== run 1 ==
==> flow/design.v <==
`timescale 1ns / 1ps
module clock #(parameter start_time = 0, parameter end_time = 100)(
    input wire in,
    input wire rst,
    output reg out,
    output wire rise
);
    reg [31:0] counter;
    assign rise = (counter >= (end_time >> 1)) & ~out;
    always @(posedge in) begin
        if (rst) begin
            counter <= start_time;
            out <= 1'b0;
        end else begin
            counter <= (counter >= (end_time >> 1)) ? 1 : counter + 1;
            out <= (counter >= (end_time >> 1)) ? ~out : out;
        end
    end
endmodule
`timescale 1ns / 1ps
module stopwatch(clk, rst, btnS, btnR, sw, an, seg);
input clk;
input rst;
input btnS, btnR;
input [7:0] sw;
output reg [3:0] an;
output reg [7:0] seg;
reg [3:0] seg_value;
wire [3:0] seg3, seg2, seg1, seg0;
reg adj_sec;
reg adj;
reg digits_on;
wire one_hz_clk;
wire two_hz_clk;
wire segment_clk;
wire blink_clk;
wire debounce_clk;
wire one_hz_rise;
wire two_hz_rise;
wire segment_rise;
wire blink_rise;
wire debounce_rise;
reg [31:0] sec_counter;
reg [1:0] seg_index;
clock #(.start_time(0), .end_time(200)) my_one_hz_clk(.in(clk), .rst(rst), .out(one_hz_clk), .rise(one_hz_rise));
clock #(.start_time(0), .end_time(100)) my_two_hz_clk(.in(clk), .rst(rst), .out(two_hz_clk), .rise(two_hz_rise));
clock #(.start_time(0), .end_time(4)) my_segment_clk(.in(clk), .rst(rst), .out(segment_clk), .rise(segment_rise));
clock #(.start_time(0), .end_time(20)) my_blink_clk(.in(clk), .rst(rst), .out(blink_clk), .rise(blink_rise));
clock #(.start_time(0), .end_time(10)) my_debounce_clk(.in(clk), .rst(rst), .out(debounce_clk), .rise(debounce_rise));
wire [1:0] next_index = seg_index + 2'd1;
assign seg0 = (sec_counter % 60)  % 10;
assign seg1 = (sec_counter % 60)  / 10;
assign seg2 = (sec_counter / 60)  % 10;
assign seg3 = (sec_counter / 600) % 10;
always @(*) begin
    case (next_index)
        0: seg_value = (digits_on || ~sw[1]) ? seg0 : 10;
        1: seg_value = (digits_on || ~sw[1]) ? seg1 : 10;
        2: seg_value = (digits_on ||  sw[1]) ? seg2 : 10;
        default: seg_value = (digits_on ||  sw[1]) ? seg3 : 10;
    endcase
end
always @(posedge clk) begin
    if (rst) begin
        adj_sec   <= 1'b0;
        adj       <= 1'b0;
        seg_index <= 2'd0;
        an        <= 4'b1111;
        seg       <= 8'b11111111;
    end else if (segment_rise) begin
        adj_sec   <= sw[1];
        adj       <= sw[0];
        seg_index <= next_index;
        an        <= ~(4'b0001 << next_index);
        case (seg_value)
            0: seg <= ~8'b11111100;
            1: seg <= ~8'b01100000;
            2: seg <= ~8'b11011010;
            3: seg <= ~8'b11110010;
            4: seg <= ~8'b01100110;
            5: seg <= ~8'b10110110;
            6: seg <= ~8'b10111110;
            7: seg <= ~8'b11100000;
            8: seg <= ~8'b11111110;
            9: seg <= ~8'b11110110;
            default: seg <= 8'b11111111;
        endcase
    end
end
reg [1:0] reset_state;
reg [2:0] pause_state;
reg stop_tick;
reg has_ticked_once;
wire [1:0] reset_sample = {btnR, reset_state[1]};
wire [2:0] pause_sample = {pause_state[2] && btnS, btnS, pause_state[1]};
always @(posedge clk) begin
    if (rst) begin
        reset_state     <= 2'b00;
        pause_state     <= 3'b000;
        stop_tick       <= 1'b0;
        has_ticked_once <= 1'b0;
        sec_counter     <= 32'd0;
    end else if (debounce_rise) begin
        if (reset_sample == 2'b11) begin
            reset_state <= 2'b00;
            pause_state <= pause_sample;
            sec_counter <= 0;
        end else if (pause_sample == 3'b011) begin
            reset_state <= reset_sample;
            pause_state <= 3'b100;
            stop_tick   <= ~stop_tick;
        end else begin
            reset_state <= reset_sample;
            pause_state <= pause_sample;
            if (adj ? two_hz_clk : one_hz_clk) begin
                if (~has_ticked_once && ~stop_tick) begin
                    has_ticked_once <= 1'b1;
                    if (adj && ~adj_sec) begin
                        sec_counter <= (sec_counter / 60 >= 99)
                                  ? (sec_counter % 60)
                                  : (sec_counter + 60);
                    end else if (adj) begin
                        sec_counter <= (sec_counter / 60) * 60 + ((sec_counter + 1) % 60);
                    end else begin
                        sec_counter <= sec_counter + 1;
                    end
                end
            end else has_ticked_once <= 1'b0;
        end
    end
end
always @(posedge clk) begin
    if (rst)
        digits_on <= 1'b0;
    else if (blink_rise)
        digits_on <= (~adj || ~digits_on);
end
endmodule
clock: 15.7 ns
lec_check: 0
cap_margin: 40
cell_pad_in_sites_detail_placement: 2
core_aspect_ratio: 0.77
core_margin: 6
core_utilization: 25
cts_cluster_diameter: 121
cts_cluster_size: 59
gpl_routability_driven: 0
min_routing_layer: met1
place_density: 0.67
setup_slack_margin: 2.43
slew_margin: 20
run.sh (not shown) runs the stock make flow with config.mk's settings and CLKGATE_MAP_FILE=.
For run 1, the flow was terminated by a tool error in 5_1_grt and produced no final design.
## Diff of input files: run 2 against run 1
Settings: a deleted GPL_ROUTABILITY_DRIVEN that had been 0; a deleted SETUP_SLACK_MARGIN that had been 2.43; a deleted MIN_ROUTING_LAYER that had been met1; a change of CORE_MARGIN from 6 to 8; a change of PLACE_DENSITY from 0.67 to 0.78; a change of CORE_UTILIZATION from 25 to 61; a deleted CELL_PAD_IN_SITES_DETAIL_PLACEMENT that had been 2; a deleted CTS_CLUSTER_SIZE that had been 59; a change of CAP_MARGIN from 40 to 20; a deleted CTS_CLUSTER_DIAMETER that had been 121; a change of CORE_ASPECT_RATIO from 0.77 to 0.5; a change of the clock period (ns, I/O delays scaled along) from 15.7 to 30.0.
Findings:
Summary of run 1 and run 2: one run falls short of a clean finish, namely run 1. Run 1 has lower number of buffers added by the clock tree synthesis step than run 2. Run 2 vs run 1 on count of instances resized after the clock tree is built: run 2 is the lower one. Comparing height of the die for run 1 and run 2, the smaller number came from run 2. Relative to run 1, post-DP HPWL has decreased by about 70% in run 2. Status: count of clock tree sinks parity (run 2, run 1). Taking run 1 as the reference, in run 2 initial standard-cell utilization of the core went up; area of the die went down. Diff run 2..run 1 | number of distinct library cells after synthesis | unchanged.
## Diff of input files: run 3 against run 2
Settings: a deleted PLACE_DENSITY that had been 0.78; a change of CORE_UTILIZATION from 61 to 66; an added MAX_ROUTING_LAYER of met4; a change of CORE_MARGIN from 8 to 2; a change of the clock period (ns, I/O delays scaled along) from 30.0 to 19.1.
## What came out
- Apart from run 3, each of run 2 and run 3 ends the flow with a layout that passes the timing, design-rule and antenna checks.
- Estimated wirelength of the detail-placed design for run 3: 18% up relative to run 2
- In the reports for run 2 and run 3, the smaller core utilization before placement belongs to run 2.
- Of run 2 and run 3, the higher count of instances resized after the clock tree is built belongs to run 3.
- In the flow results for run 2 and run 3, the site row count is smaller on run 3.
Here is what was changed in the inputs of run 4 compared with run 3.
Settings: changing CORE_UTILIZATION from 66 to 72; removing CORE_ASPECT_RATIO (formerly 0.5); setting CTS_CLUSTER_SIZE to 54 for the first time; removing MAX_ROUTING_LAYER (formerly met4).
==> comparison <==
Each of run 3 and run 4 falls short of a clean finish. Run 3 never completed, since it errored out during 5_1_grt. Between run 3 and run 4, the flow reports routability-driven placement congestion ratio increasing slightly. Run 4 vs. run 3: number of placement rows now sits higher, placed cell area now sits lower, post-CTS setup repair buffer count now sits higher, placement-stage worst setup slack went down, die size went down about 8%.
The following lists how run 5 was set up differently from run 4:
Settings: a deleted CTS_CLUSTER_SIZE that had been 54; a change of CORE_UTILIZATION from 72 to 31; a change of the clock period (ns, I/O delays scaled along) from 19.1 to 27.9.
- Run 5 | stages: all done | timing, DRC, antenna: all pass
- Synthesized cell count: run 5 vs run 4 identical
- Per the comparison of run 5 with run 4, die width increased about 50%, standard cell core area increased 130%, die boundary height increased 110 um.
